==> run a <==
Design mm_gcd, start of the top module:
module mm_gcd (
    clock,
    reset,
    a,
    b,
    c,
    start,
    finished
);
Settings: LEC_CHECK=0, CAP_MARGIN=20, CELL_PAD_IN_SITES_DETAIL_PLACEMENT=1, CORE_MARGIN=2, CORE_UTILIZATION=40, CTS_CLUSTER_SIZE=13, GPL_ROUTABILITY_DRIVEN=0, GPL_TIMING_DRIVEN=0, PLACE_DENSITY_LB_ADDON=0.16, SETUP_SLACK_MARGIN=1.33, SLEW_MARGIN=20, TNS_END_PERCENT=40; clock period 6.59 ns.
run.sh (not shown) runs the stock make flow with config.mk's settings and CLKGATE_MAP_FILE=.
==> run b: changes against run a <==
==> flow/config.mk (replaced) <==
export PLATFORM = sky130hd
export DESIGN_NAME = mm_gcd
export DESIGN_NICKNAME = mm_gcd
export VERILOG_FILES = /design/flow/design.v
export SDC_FILE = /design/flow/constraint.sdc
export NUM_CORES = 4
export LEC_CHECK = 0
export CAP_MARGIN = 20
export CORE_MARGIN = 2
export CORE_UTILIZATION = 66
export SETUP_SLACK_MARGIN = -0.23
export SLEW_MARGIN = 20
==> flow/constraint.sdc (replaced) <==
create_clock -name core_clock -period 3.18 [get_ports {clock}]
set_input_delay 0.6360 -clock core_clock [delete_from_list [all_inputs] [get_ports {clock}]]
set_output_delay 0.6360 -clock core_clock [all_outputs]
set_load 0.01 [all_outputs]
==> qor summary <==
| item | run b | run a |
|---|---|---|
| Worst Slack Setup Final | -0.08845 ns | 2.875 ns |
| Number of global-route vias before repair | 8021 | 8177 |
| Register-to-register path setup slack | -0.09 ns | 2.88 ns |
| Wire length of the first global-routing pass | 42490 µm | 44590 µm |
| Fraction of the core area covered by cells at the end of the flow | 82.37% | 49.07% |
| Cell count of the worst reg-to-reg path | 10 | 11 |
| Maximum net fanout on the critical path | 5 | 7 |
| Number of warning messages in the logs | 59 | 57 |
| Setup slack after placement | -0.003366 ns | 2.889 ns |
| Dpl cell area | 9089 µm² | 8901 µm² |
| Final critical-path required period | 3.268 ns | 3.715 ns |
| Result of the run | complete, but fails checks | no timing/DRC/antenna violations |
| Layout check failures | negative setup slack | - |
| Core utilization before placement | 67.08% | 40.78% |
| Data buffer area share | 16.97% | 14.05% |
| Number of port buffers | 99 | 98 |
| Die Height | 111.5 µm | 142.1 µm |
| Crit-path slowest cell | sky130_fd_sc_hd__a311o_1 | sky130_fd_sc_hd__o31ai_1 |
| Met3 Usage GRT | 7.131% | 4.004% |
| Combinational cell area excluding buffers and inverters | 5067 µm² | 5065 µm² |
| Routed wirelength normalized by instance count | 21.25 µm | 21.80 µm |


==> inputs of 05-26 <==
==> flow/design.v <==
`timescale 1ns/10ps
module mm_gcd (
    clock,
    reset,
    a,
    b,
    c,
    start,
    finished
);
input clock;
input reset;
input [31:0] a;
input [31:0] b;
output [31:0] c;
reg [31:0] c;
input start;
output finished;
reg finished;
reg [31:0] y;
reg [31:0] x;
always @(posedge clock) begin: MM_GCD_RTL
    if (reset == 0) begin
        y <= 0;
        x <= 0;
        finished <= 1;
        c <= 0;
    end
    else begin
        if (start) begin
            finished <= 1'b0;
            x <= a;
            y <= b;
        end
        else begin
            if ((y == 0)) begin
                finished <= 1'b1;
                c <= x;
            end
            else if ((x > y)) begin
                x <= (x - y);
            end
            else begin
                y <= (y - x);
            end
        end
    end
end
endmodule
==> flow/run.sh <==
#!/bin/bash
# the make line also repeats each setting of config.mk as NAME=value (left out here)
make -C /OpenROAD-flow-scripts/flow DESIGN_CONFIG=/design/flow/config.mk WORK_HOME=/design/flow/orfs CLKGATE_MAP_FILE= finish
==> flow/config.mk <==
export PLATFORM = sky130hd
export DESIGN_NAME = mm_gcd
export DESIGN_NICKNAME = mm_gcd
export VERILOG_FILES = /design/flow/design.v
export SDC_FILE = /design/flow/constraint.sdc
export NUM_CORES = 4
export LEC_CHECK = 0
export ABC_AREA = 1
export CAP_MARGIN = 20
export CORE_MARGIN = 2
export CORE_UTILIZATION = 70
export CTS_CLUSTER_DIAMETER = 236
export SETUP_SLACK_MARGIN = 0.5
export SLEW_MARGIN = 20
==> flow/constraint.sdc <==
create_clock -name core_clock -period 3.42 [get_ports {clock}]
set_input_delay 0.6840 -clock core_clock [delete_from_list [all_inputs] [get_ports {clock}]]
set_output_delay 0.6840 -clock core_clock [all_outputs]
set_load 0.01 [all_outputs]
==> inputs of 04-20, as changes to 05-26 <==
==> flow/config.mk (replaced) <==
export PLATFORM = sky130hd
export DESIGN_NAME = mm_gcd
export DESIGN_NICKNAME = mm_gcd
export VERILOG_FILES = /design/flow/design.v
export SDC_FILE = /design/flow/constraint.sdc
export NUM_CORES = 4
export LEC_CHECK = 0
export CAP_MARGIN = 20
export CORE_MARGIN = 2
export CORE_UTILIZATION = 40
export CTS_CLUSTER_DIAMETER = 81
export CTS_CLUSTER_SIZE = 10
export PLACE_DENSITY = 0.41
export SLEW_MARGIN = 20
==> flow/constraint.sdc (replaced) <==
create_clock -name core_clock -period 5.0 [get_ports {clock}]
set_input_delay 1.0000 -clock core_clock [delete_from_list [all_inputs] [get_ports {clock}]]
set_output_delay 1.0000 -clock core_clock [all_outputs]
set_load 0.01 [all_outputs]
==> results <==
Of 04-20 and 05-26, 05-26 has the higher synthesized cell count (gap 34%, measured against 05-26).
Between 05-26 and 04-20, the lower area after synthesis is in 04-20 (gap about 13%, measured against 04-20).
In 05-26 the non-clock buffer count is higher than in 04-20, by 1.
Between 05-26 and 04-20, the lower count of clock-buffer cells in the layout is in 04-20 (gap 1).
